fjord:
// alu16
module alu16(CK, reset, start, instruction, inputR1, inputR2, outputR, busy, done);
Size: ~1900 cells after synthesis, roughly 56 I/O pins.
export LEC_CHECK = 0
export CAP_MARGIN = 20
export CORE_MARGIN = 2
export CORE_UTILIZATION = 71
export CTS_CLUSTER_SIZE = 21
export PLACE_DENSITY_LB_ADDON = 0.28
export SLEW_MARGIN = 30
create_clock -name core_clock -period 6.24 [get_ports {CK}]
run.sh (not shown) runs the stock make flow with config.mk's settings and CLKGATE_MAP_FILE=.
fjord: it failed during global routing, and the tool reported GRT-0232.
### fjord -> zinc
- PLACE_DENSITY_LB_ADDON: 0.28 -> unset
- CORE_UTILIZATION: 71 -> 65
- SLEW_MARGIN: 30 -> 20
- CTS_CLUSTER_SIZE: 21 -> unset
- the clock period (ns, I/O delays scaled along): 6.24 -> 6.12
[summary]
No crash in zinc: every stage finished, but the layout fails its final checks due to setup timing.
In zinc the die extent in y turned out 4.4% higher than in fjord.
From fjord to zinc the numbers moved as follows: core utilization before placement lower, post-cts repair resize count higher.
Detailed-placement wirelength estimate of fjord is on par with zinc.

* * *

The RTL this note starts from:
==> flow/design.v <==
module and4(in1, in2, out);
	input [3:0] in1, in2;
	output[3:0] out;
	and a1(out[0], in1[0], in2[0]);
	and a2(out[1], in1[1], in2[1]);
	and a3(out[2], in1[2], in2[2]);
	and a4(out[3], in1[3], in2[3]);
endmodule
module and16(in1, in2, out);
	input [15:0] in1, in2;
	output[15:0] out;
	and4 a11(.in1(in1[3:0]), .in2(in2[3:0]), .out(out[3:0]));
	and4 a12(.in1(in1[7:4]), .in2(in2[7:4]), .out(out[7:4]));
	and4 a13(.in1(in1[11:8]), .in2(in2[11:8]), .out(out[11:8]));
	and4 a14(.in1(in1[15:12]), .in2(in2[15:12]), .out(out[15:12]));
endmodule
module or4(in1, in2, out);
	input [3:0] in1, in2;
	output[3:0] out;
	or a1(out[0], in1[0], in2[0]);
	or a2(out[1], in1[1], in2[1]);
	or a3(out[2], in1[2], in2[2]);
	or a4(out[3], in1[3], in2[3]);
endmodule
module or16(in1, in2, out);
	input [15:0] in1, in2;
	output[15:0] out;
	or4 a11(.in1(in1[3:0]), .in2(in2[3:0]), .out(out[3:0]));
	or4 a12(.in1(in1[7:4]), .in2(in2[7:4]), .out(out[7:4]));
	or4 a13(.in1(in1[11:8]), .in2(in2[11:8]), .out(out[11:8]));
	or4 a14(.in1(in1[15:12]), .in2(in2[15:12]), .out(out[15:12]));
endmodule
module complent(in, go, CK, reset, out, busy, fin);
	input  [15:0] in;
	input  go;
	input  CK, reset;
	output reg [15:0] out;
	output reg busy;
	output reg fin;
	reg [15:0] m;
	reg [15:0] o, mm, c;
	always@(posedge CK) begin
		if(reset) begin
			busy <= 1'b0;
			fin  <= 1'b0;
		end
		else begin
			fin <= 1'b0;
			if(busy == 1'b0) begin
				if(go) begin
					o  = 16'hffff ^ in;
					mm = 16'h0001;
					c  = o & mm;
					o  = o ^ mm;
					mm = c << 1;
					out  <= o;
					m    <= mm;
					busy <= 1'b1;
				end
			end
			else if(m == 16'h0000) begin
				busy <= 1'b0;
				fin  <= 1'b1;
			end
			else begin
				out <= out ^ m;
				m   <= (out & m) << 1;
			end
		end
	end
endmodule
module adder(in1, in2, go, CK, reset, out, busy, fin);
	input [15:0] in1, in2;
	input go;
	input CK, reset;
	output reg [15:0] out;
	output reg busy;
	output reg fin;
	reg [15:0] cc;
	reg [15:0] o, c, m;
	always@(posedge CK) begin
		if(reset) begin
			busy <= 1'b0;
			fin  <= 1'b0;
		end
		else begin
			fin <= 1'b0;
			if(busy == 1'b0) begin
				if(go) begin
					o = in1 ^ in2;
					c = in1 & in2;
					c = c << 1;
					if(c == 16'h0000) begin
						busy <= 1'b0;
						fin  <= 1'b1;
					end
					else begin
						m = o & c;
						o = o ^ c;
						c = m << 1;
						busy <= 1'b1;
					end
					out <= o;
					cc  <= c;
				end
			end
			else if(cc == 16'h0000) begin
				busy <= 1'b0;
				fin  <= 1'b1;
			end
			else begin
				out <= out ^ cc;
				cc  <= (out & cc) << 1;
			end
		end
	end
endmodule
module muler(in1, in2, go, CK, reset, out, busy, fin);
	input		[15:0] in1, in2;
	input		go;
	input  		CK, reset;
	output reg	[15:0] out;
	output reg  busy;
	output reg  fin;
	reg[15:0] m1, m2;
	reg[15:0] a1, a2, o;
	always @(posedge CK) begin
		if(reset) begin
			busy <= 1'b0;
			fin  <= 1'b0;
		end
		else begin
			fin <= 1'b0;
			if(busy == 1'b0 && go == 1'b0) begin
			end
			else begin
				if(busy == 1'b0) begin
					a1 = in1;
					a2 = in2;
					o  = 16'h0000;
				end
				else begin
					a1 = m1;
					a2 = m2;
					o  = out;
				end
				if(a2[0] == 1'b1)
					o = o + a1;
				a1 = a1 << 1;
				a2 = a2 >> 1;
				m1  <= a1;
				m2  <= a2;
				out <= o;
				if(a2 == 16'h0000) begin
					busy <= 1'b0;
					fin  <= 1'b1;
				end
				else
					busy <= 1'b1;
			end
		end
	end
endmodule
module diver(in1, in2, go, CK, reset, reminder, quotient, busy, fin);
	input [15:0] in1, in2;
	input go;
	input CK, reset;
	output reg [15:0] reminder, quotient;
	output reg busy;
	output reg fin;
	reg [31:0] m1, m2;
	reg [15:0] divisor;
	reg [4:0]  cnt;
	reg [31:0] t1, t2;
	reg [15:0] d;
	reg [4:0]  n;
	always @(posedge CK) begin
		if(reset) begin
			busy <= 1'b0;
			fin  <= 1'b0;
		end
		else begin
			fin <= 1'b0;
			if(busy == 1'b0 && go == 1'b0) begin
			end
			else begin
				if(busy == 1'b0) begin
					t1 = {16'h0000, in1};
					t2 = {in2, 16'h0000};
					d  = in2;
					n  = 5'b00000;
				end
				else begin
					t1 = m1;
					t2 = m2;
					d  = divisor;
					n  = cnt;
				end
				if(n < 5'b10001) begin
					if(t1[31:16] >= d)
						t1 = t1 - t2 + 1'b1;
					t1 = t1 << 1;
					n  = n + 1'b1;
					busy <= 1'b1;
				end
				else begin
					busy <= 1'b0;
					fin  <= 1'b1;
				end
				if(n == 5'b10000) begin
					if(t1[31:16] >= d)
						t1 = t1 - t2 + 1'b1;
					reminder <= t1[31:16];
					quotient <= t1[15:0];
				end
				m1      <= t1;
				m2      <= t2;
				divisor <= d;
				cnt     <= n;
			end
		end
	end
endmodule
module mux3to8(in, in1, in2, in3, in4, in5, in6, in7, select, out);
	input [15:0] in, in1, in2, in3, in4, in5, in6, in7;
	input [2:0]  select;
	output reg [15:0] out;
	always @(*) begin
		case(select)
			3'b000:out = in;
			3'b001:out = in1;
			3'b010:out = in2;
			3'b011:out = in3;
			3'b100:out = in4;
			3'b101:out = in5;
			3'b110:out = in6;
			3'b111:out = in7;
		endcase
	end
endmodule
module alu16(CK, reset, start, instruction, inputR1, inputR2, outputR, busy, done);
	input [15:0] inputR1, inputR2;
	input [2:0] instruction;
	input CK, reset, start;
	output[15:0] outputR;
	output busy;
	output done;
	reg  [2:0]  op;
	reg  [15:0] out5, out6;
	reg         finL;
	wire [3:0]  busyL;
	wire [3:0]  finU;
	wire        go;
	wire  [15:0] out, out1, out2, out3, out4, and_o, or_o;
	assign go = start & ~busy;
	adder add(
		.in1(inputR1),
		.in2(inputR2),
		.go(go & (instruction == 3'b000)),
		.CK(CK),
		.reset(reset),
		.out(out),
		.busy(busyL[0]),
		.fin(finU[0])
	);
	complent com(
		.in(inputR1),
		.go(go & (instruction == 3'b001)),
		.CK(CK),
		.reset(reset),
		.out(out1),
		.busy(busyL[1]),
		.fin(finU[1])
	);
	muler mul(
		.in1(inputR1),
		.in2(inputR2),
		.go(go & (instruction == 3'b010)),
		.CK(CK),
		.reset(reset),
		.out(out2),
		.busy(busyL[2]),
		.fin(finU[2])
	);
	diver div(
		.in1(inputR1),
		.in2(inputR2),
		.go(go & ((instruction == 3'b011) | (instruction == 3'b100))),
		.CK(CK),
		.reset(reset),
		.reminder(out3),
		.quotient(out4),
		.busy(busyL[3]),
		.fin(finU[3])
	);
	and16 and1(inputR1, inputR2, and_o);
	or16 or1(inputR1, inputR2, or_o);
	mux3to8 outp(
		.in(out),
		.in1(out1),
		.in2(out2),
		.in3(out3),
		.in4(out4),
		.in5(out5),
		.in6(out6),
		.in7(16'h0000),
		.select(op),
		.out(outputR)
	);
	always @(posedge CK) begin
		if(reset) begin
			finL <= 1'b0;
		end
		else begin
			finL <= go & ((instruction == 3'b101) | (instruction == 3'b110) | (instruction == 3'b111));
			if(go) begin
				op   <= instruction;
				out5 <= and_o;
				out6 <= or_o;
			end
		end
	end
	assign busy = busyL[0] | busyL[1] | busyL[2] | busyL[3];
	assign done = finL | finU[0] | finU[1] | finU[2] | finU[3];
endmodule
==> flow/config.mk <==
export PLATFORM = sky130hd
export DESIGN_NAME = alu16
export DESIGN_NICKNAME = alu16
export VERILOG_FILES = /design/flow/design.v
export SDC_FILE = /design/flow/constraint.sdc
export NUM_CORES = 4
export LEC_CHECK = 0
export CAP_MARGIN = 20
export CORE_MARGIN = 2
export CORE_UTILIZATION = 72
export CTS_CLUSTER_SIZE = 14
export PLACE_DENSITY_LB_ADDON = 0.28
export SLEW_MARGIN = 30
==> flow/constraint.sdc <==
create_clock -name core_clock -period 6.24 [get_ports {CK}]
set_input_delay 1.2480 -clock core_clock [delete_from_list [all_inputs] [get_ports {CK}]]
set_output_delay 1.2480 -clock core_clock [all_outputs]
set_load 0.01 [all_outputs]
The baseline did not get past global routing, error GRT-0232.
==> next run, changes <==
CTS_CLUSTER_DIAMETER = 191   (was not set)
CTS_CLUSTER_SIZE = 97   (was 14)
PLACE_DENSITY_LB_ADDON = not set   (was 0.28)
SLEW_MARGIN = 20   (was 30)
clock period = 5.5 ns   (was 6.24 ns; I/O delays follow)
After rerunning:
- The changed run failed in global routing with GRT-0116
- synthesized cell count does not change
- die size stays the same
- synthesized area does not change
==> next run, changes <==
CTS_CLUSTER_DIAMETER = not set   (was 191)
CTS_CLUSTER_SIZE = 19   (was 97)
PLACE_DENSITY_LB_ADDON = 0.27   (was not set)
clock period = 6.12 ns   (was 5.5 ns; I/O delays follow)
Result:
- The new run ended with an error in global routing, error GRT-0116
- area after synthesis stays the same
- die area does not change
- synthesized cell count stays the same
==> next run, changes <==
CTS_CLUSTER_DIAMETER = 232   (was not set)
CTS_CLUSTER_SIZE = 95   (was 19)
PLACE_DENSITY = 0.36   (was not set)
PLACE_DENSITY_LB_ADDON = not set   (was 0.27)
clock period = 3.01 ns   (was 6.12 ns; I/O delays follow)
After rerunning: The new run died in clock tree synthesis (DPL-0038). Die size is unchanged. Synthesized cell count stays the same. Synthesized area stays the same.
